==> 02-18: inputs <==
==> flow/design.v <==
module CONV(
	input			clk,               
	input			reset,             
	output reg		busy,	            
	input			ready,	            
	output reg[11:0]	iaddr,            
	input signed[19:0]	idata,            
	output reg 	     cwr,              
	output reg[11:0] 	caddr_wr,         
	output reg[19:0] 	cdata_wr,         
	output reg	 crd,               
	output reg[11:0]	caddr_rd,         
	input	[19:0]		cdata_rd,         
	output reg[2:0] 	csel              
);
parameter signed bias = 40'h0013100000;    
parameter signed K0_0 = 20'h0A89E;         
parameter signed K0_1 = 20'h092D5;         
parameter signed K0_2 = 20'h06D43;         
parameter signed K0_3 = 20'h01004;         
parameter signed K0_4 = 20'hF8F71;         
parameter signed K0_5 = 20'hF6E54;         
parameter signed K0_6 = 20'hFA6D7;         
parameter signed K0_7 = 20'hFC834;         
parameter signed K0_8 = 20'hFAC19;         
parameter IDLE       = 3'd0;    
parameter READ_CONV  = 3'd1;    
parameter WRITE_L0   = 3'd2;    
parameter DELAY1     = 3'd3;    
parameter READ_L0    = 3'd4;    
parameter WRITE_L1   = 3'd5;    
parameter DELAY2     = 3'd6;    
parameter FINISH     = 3'd7;    
reg [5:0] x, y, L1_x, L1_y;             
reg [3:0] counter_kdata, counter_kaddr;   
reg [2:0] counter_layer1;	            
reg [2:0] current_state, next_state;    
reg signed [19:0] Kernel;               
reg signed [39:0] conv_sum;             
reg signed [19:0] idata_tmp;            
wire signed [39:0] data_conv;
wire signed [19:0] conv_result;
assign data_conv = Kernel * idata_tmp;              
assign conv_result[19:0] = conv_sum[35:16] + conv_sum[15];   
always@(*) begin
	case(counter_kdata)
		4'd1: Kernel = K0_0;
		4'd2: Kernel = K0_1;
		4'd3: Kernel = K0_2;
		4'd4: Kernel = K0_3;
		4'd5: Kernel = K0_4;
		4'd6: Kernel = K0_5;
		4'd7: Kernel = K0_6;
		4'd8: Kernel = K0_7;
		4'd9: Kernel = K0_8;
		default: Kernel = 0;
	endcase
end
always@(posedge clk or posedge reset) begin
	if(reset) 
		current_state <= IDLE;
	else 
		current_state <= next_state;
end
always @(*) begin
	case (current_state)
		IDLE:       next_state = (ready) ? READ_CONV : IDLE;
		READ_CONV:  next_state = (counter_kdata == 4'd10) ? WRITE_L0 : READ_CONV;  
		WRITE_L0:   next_state = DELAY1;
		DELAY1:     next_state = (x == 6'd0 && y == 6'd0) ? READ_L0 : READ_CONV;
		READ_L0:    next_state = (counter_layer1 == 3'd4) ? WRITE_L1 : READ_L0;
		WRITE_L1:   next_state = DELAY2;
		DELAY2:     next_state = (L1_x == 6'd0 && L1_y == 6'd0) ? FINISH : READ_L0;
		FINISH:     next_state = FINISH;
		default:    next_state = IDLE;
	endcase
end
always@(posedge clk or posedge reset) begin
	if(reset) begin 
		iaddr <= 12'd0;
	end else if(current_state == READ_CONV) begin 
		case(counter_kaddr)
			4'd0: iaddr <= (y-1)*64 + x-1;
			4'd1: iaddr <= (y-1)*64 + x;
			4'd2: iaddr <= (y-1)*64 + x+1;
			4'd3: iaddr <= y*64 + x-1;
			4'd4: iaddr <= y*64 + x;		 
			4'd5: iaddr <= y*64 + x+1;		
			4'd6: iaddr <= (y+1)*64 + x-1;
			4'd7: iaddr <= (y+1)*64 + x;
			4'd8: iaddr <= (y+1)*64 + x+1;
			default: iaddr <= iaddr;
		endcase
	end
end
always@(posedge clk or posedge reset) begin
	if(reset) 
		counter_kaddr <= 4'd0;
	else if(current_state == READ_CONV) 
		counter_kaddr <= counter_kaddr + 4'd1;
	else 
		counter_kaddr <= counter_kaddr;
end
always@(posedge clk or posedge reset) begin
	if(reset) 
		idata_tmp <= 0;
	else if(current_state == READ_CONV) begin
		case(counter_kdata)
			4'd0: idata_tmp <= (x == 0 || y == 0) ? 20'd0 : idata;
			4'd1: idata_tmp <= (y == 0) ? 20'd0 : idata;
			4'd2: idata_tmp <= (x == 63 || y == 0) ? 20'd0 : idata;
			4'd3: idata_tmp <= (x == 0) ? 20'd0 : idata;
			4'd4: idata_tmp <= idata;
			4'd5: idata_tmp <= (x == 63) ? 20'd0 : idata;
			4'd6: idata_tmp <= (x == 0 || y == 63) ? 20'd0 : idata;
			4'd7: idata_tmp <= (y == 63) ? 20'd0 : idata;
			4'd8: idata_tmp <= (x == 63 || y == 63) ? 20'd0 : idata;
			default: idata_tmp <= idata_tmp;
		endcase
	end 
end
always@(posedge clk or posedge reset) begin
	if(reset) 
		conv_sum <= 40'd0;
	else if(current_state == READ_CONV) begin
		if(counter_kdata == 0) 
			conv_sum <= 40'd0;
		else if(counter_kdata == 10)     
			conv_sum <= conv_sum + bias;
		else  
			conv_sum <= conv_sum + data_conv;  
	end
end
always@(posedge clk or posedge reset) begin
	if(reset) 
		busy <= 0;
	else if(ready) 
		busy <= 1; 
	else if(current_state == FINISH) 
		busy <= 0;
end
always@(posedge clk or posedge reset) begin
	if(reset) 
		cwr <= 1'd0;
	else if(current_state == WRITE_L0 || current_state == WRITE_L1)
		cwr <= 1'd1;
	else 
		cwr <= 1'd0;
end
always@(posedge clk or posedge reset) begin
	if(reset) 
		crd <= 1'd0;
	else if(current_state == READ_L0) 
		crd <= 1'd1;
	else 
		crd <= 1'd0;
end
always@(posedge clk or posedge reset) begin
	if(reset) 
		csel <= 3'b000;
	else if(current_state == WRITE_L0) 
		csel <= 3'b001;
	else if(current_state == WRITE_L1) 
		csel <= 3'b011;
	else if(current_state == READ_L0) 
		csel <= 3'b001;
	else 
		csel <= csel;
end
always@(posedge clk or posedge reset) begin
	if(reset) 
		caddr_rd <= 12'd0;
	else if(current_state == READ_L0) begin
		case(counter_layer1)
			3'd0: caddr_rd <= L1_y*64 + L1_x;
			3'd1: caddr_rd <= L1_y*64 + L1_x+1;
			3'd2: caddr_rd <= (L1_y+1)*64 + L1_x;
			3'd3: caddr_rd <= (L1_y+1)*64 + L1_x+1;
		endcase 
	end
end
always@(posedge clk or posedge reset) begin
	if(reset) 
		caddr_wr <= 0;
	else if(current_state == WRITE_L0)  
		caddr_wr <= y * 64 + x; 
	else if(current_state == WRITE_L1)  
		caddr_wr <= (L1_y/2) * 32 + (L1_x/2);  
end
reg signed [19:0] current_max;
always@(posedge clk or posedge reset) begin
	if(reset) begin
		cdata_wr <= 20'd0;
		current_max <= 20'd0; 
	end else begin
		case(current_state)
			WRITE_L0:  
				cdata_wr <= (conv_sum[39]) ? 20'd0 : conv_result;
			READ_L0: begin				
				if(counter_layer1 == 3'd1) begin	 
					current_max <= cdata_rd; 		 
				end else begin
					current_max <= (cdata_rd > current_max) ? cdata_rd : current_max;
				end
			end
			WRITE_L1: begin
				cdata_wr <= current_max;
				current_max <= 20'h00000;  
			end
			default: begin
			end
		endcase
	end
end
always@(posedge clk or posedge reset) begin
	if(reset) begin
		x <= 6'd0; 
		y <= 6'd0;
	end else if(current_state == WRITE_L0) begin
		if(x == 6'd63) begin  
			x <= 6'd0;
			y <= y + 6'd1;
		end else begin
			x <= x + 6'd1;
		end
	end
end
always@(posedge clk or posedge reset) begin
	if(reset) begin
		L1_x <= 6'd0; 
		L1_y <= 6'd0;
	end else if(current_state == WRITE_L1) begin
		if(L1_x == 6'd62) begin
			L1_x <= 0;
			L1_y <= L1_y + 2;
		end else begin
			L1_x <= L1_x + 2;
		end
	end
end
always@(posedge clk or posedge reset) begin
	if(reset) 
		counter_kdata <= 4'd0;
	else 
		counter_kdata <= counter_kaddr;
end
always@(posedge clk or posedge reset) begin
	if(reset) 
		counter_layer1 <= 0;
	else if(current_state == READ_L0) 
		counter_layer1 <= counter_layer1 + 3'd1;
	else 
		counter_layer1 <= 0;
end
endmodule
==> flow/run.sh <==
#!/bin/bash
# the make line also repeats each setting of config.mk as NAME=value (left out here)
make -C /OpenROAD-flow-scripts/flow DESIGN_CONFIG=/design/flow/config.mk WORK_HOME=/design/flow/orfs CLKGATE_MAP_FILE= finish
==> flow/config.mk <==
export PLATFORM = sky130hd
export DESIGN_NAME = CONV
export DESIGN_NICKNAME = CONV
export VERILOG_FILES = /design/flow/design.v
export SDC_FILE = /design/flow/constraint.sdc
export NUM_CORES = 4
export LEC_CHECK = 0
export CAP_MARGIN = 20
export CORE_MARGIN = 2
export CORE_UTILIZATION = 34
export GPL_ROUTABILITY_DRIVEN = 1
export GPL_TIMING_DRIVEN = 0
export PLACE_DENSITY_LB_ADDON = 0.26
export SLEW_MARGIN = 20
==> flow/constraint.sdc <==
create_clock -name core_clock -period 6.04 [get_ports {clk}]
set_input_delay 1.2080 -clock core_clock [delete_from_list [all_inputs] [get_ports {clk}]]
set_output_delay 1.2080 -clock core_clock [all_outputs]
set_load 0.01 [all_outputs]
==> inputs of 11-10, as changes to 02-18 <==
CORE_UTILIZATION = 72   (was 34)
CTS_CLUSTER_DIAMETER = 373   (was not set)
CTS_CLUSTER_SIZE = 98   (was not set)
GPL_ROUTABILITY_DRIVEN = not set   (was 1)
GPL_TIMING_DRIVEN = not set   (was 0)
PLACE_DENSITY_LB_ADDON = not set   (was 0.26)
SETUP_SLACK_MARGIN = 1.42   (was not set)
==> flow/constraint.sdc (replaced) <==
create_clock -name core_clock -period 6.44 [get_ports {clk}]
set_input_delay 1.2880 -clock core_clock [delete_from_list [all_inputs] [get_ports {clk}]]
set_output_delay 1.2880 -clock core_clock [all_outputs]
set_load 0.01 [all_outputs]
==> notes <==
02-18 finished but fails on setup timing. 11-10 completed, yet does not pass: capacitance limit, slew limit, setup timing. In synthesized cell count, 11-10 and 02-18 do not differ. Sequential share of layout area is about the same in 11-10 and 02-18. Of 11-10 and 02-18, 02-18 has the higher worst setup slack (gap 0.60 ns). Of 02-18 and 11-10, 02-18 has the higher clock power (gap about 20%, measured against 11-10).
==> figures <==
item                                                                                  11-10                     02-18
Area of all placed cells without fillers                                          31250 um2                 31180 um2
Layout Utilization                                                                   88.08%                    41.19%
Number of cell rows                                                                      69                       101
Run status                                                         finished with violations  finished with violations
Reasons for failing layout checks               capacitance limit, slew limit, setup timing              setup timing
Slew Viols, Final                                                                        10                         0
Initial Util                                                                         73.01%                    34.22%
Buffers plus inverters on the worst setup path                                           10                         7
Worst reg2reg setup slack                                                          -2.28 ns                  -1.68 ns
Fin nets                                                                               3801                      3742
Hold path startpoint                                                       current_state[0]          current_state[2]
No activity file was given, so power comes from the tool's default toggle rates.
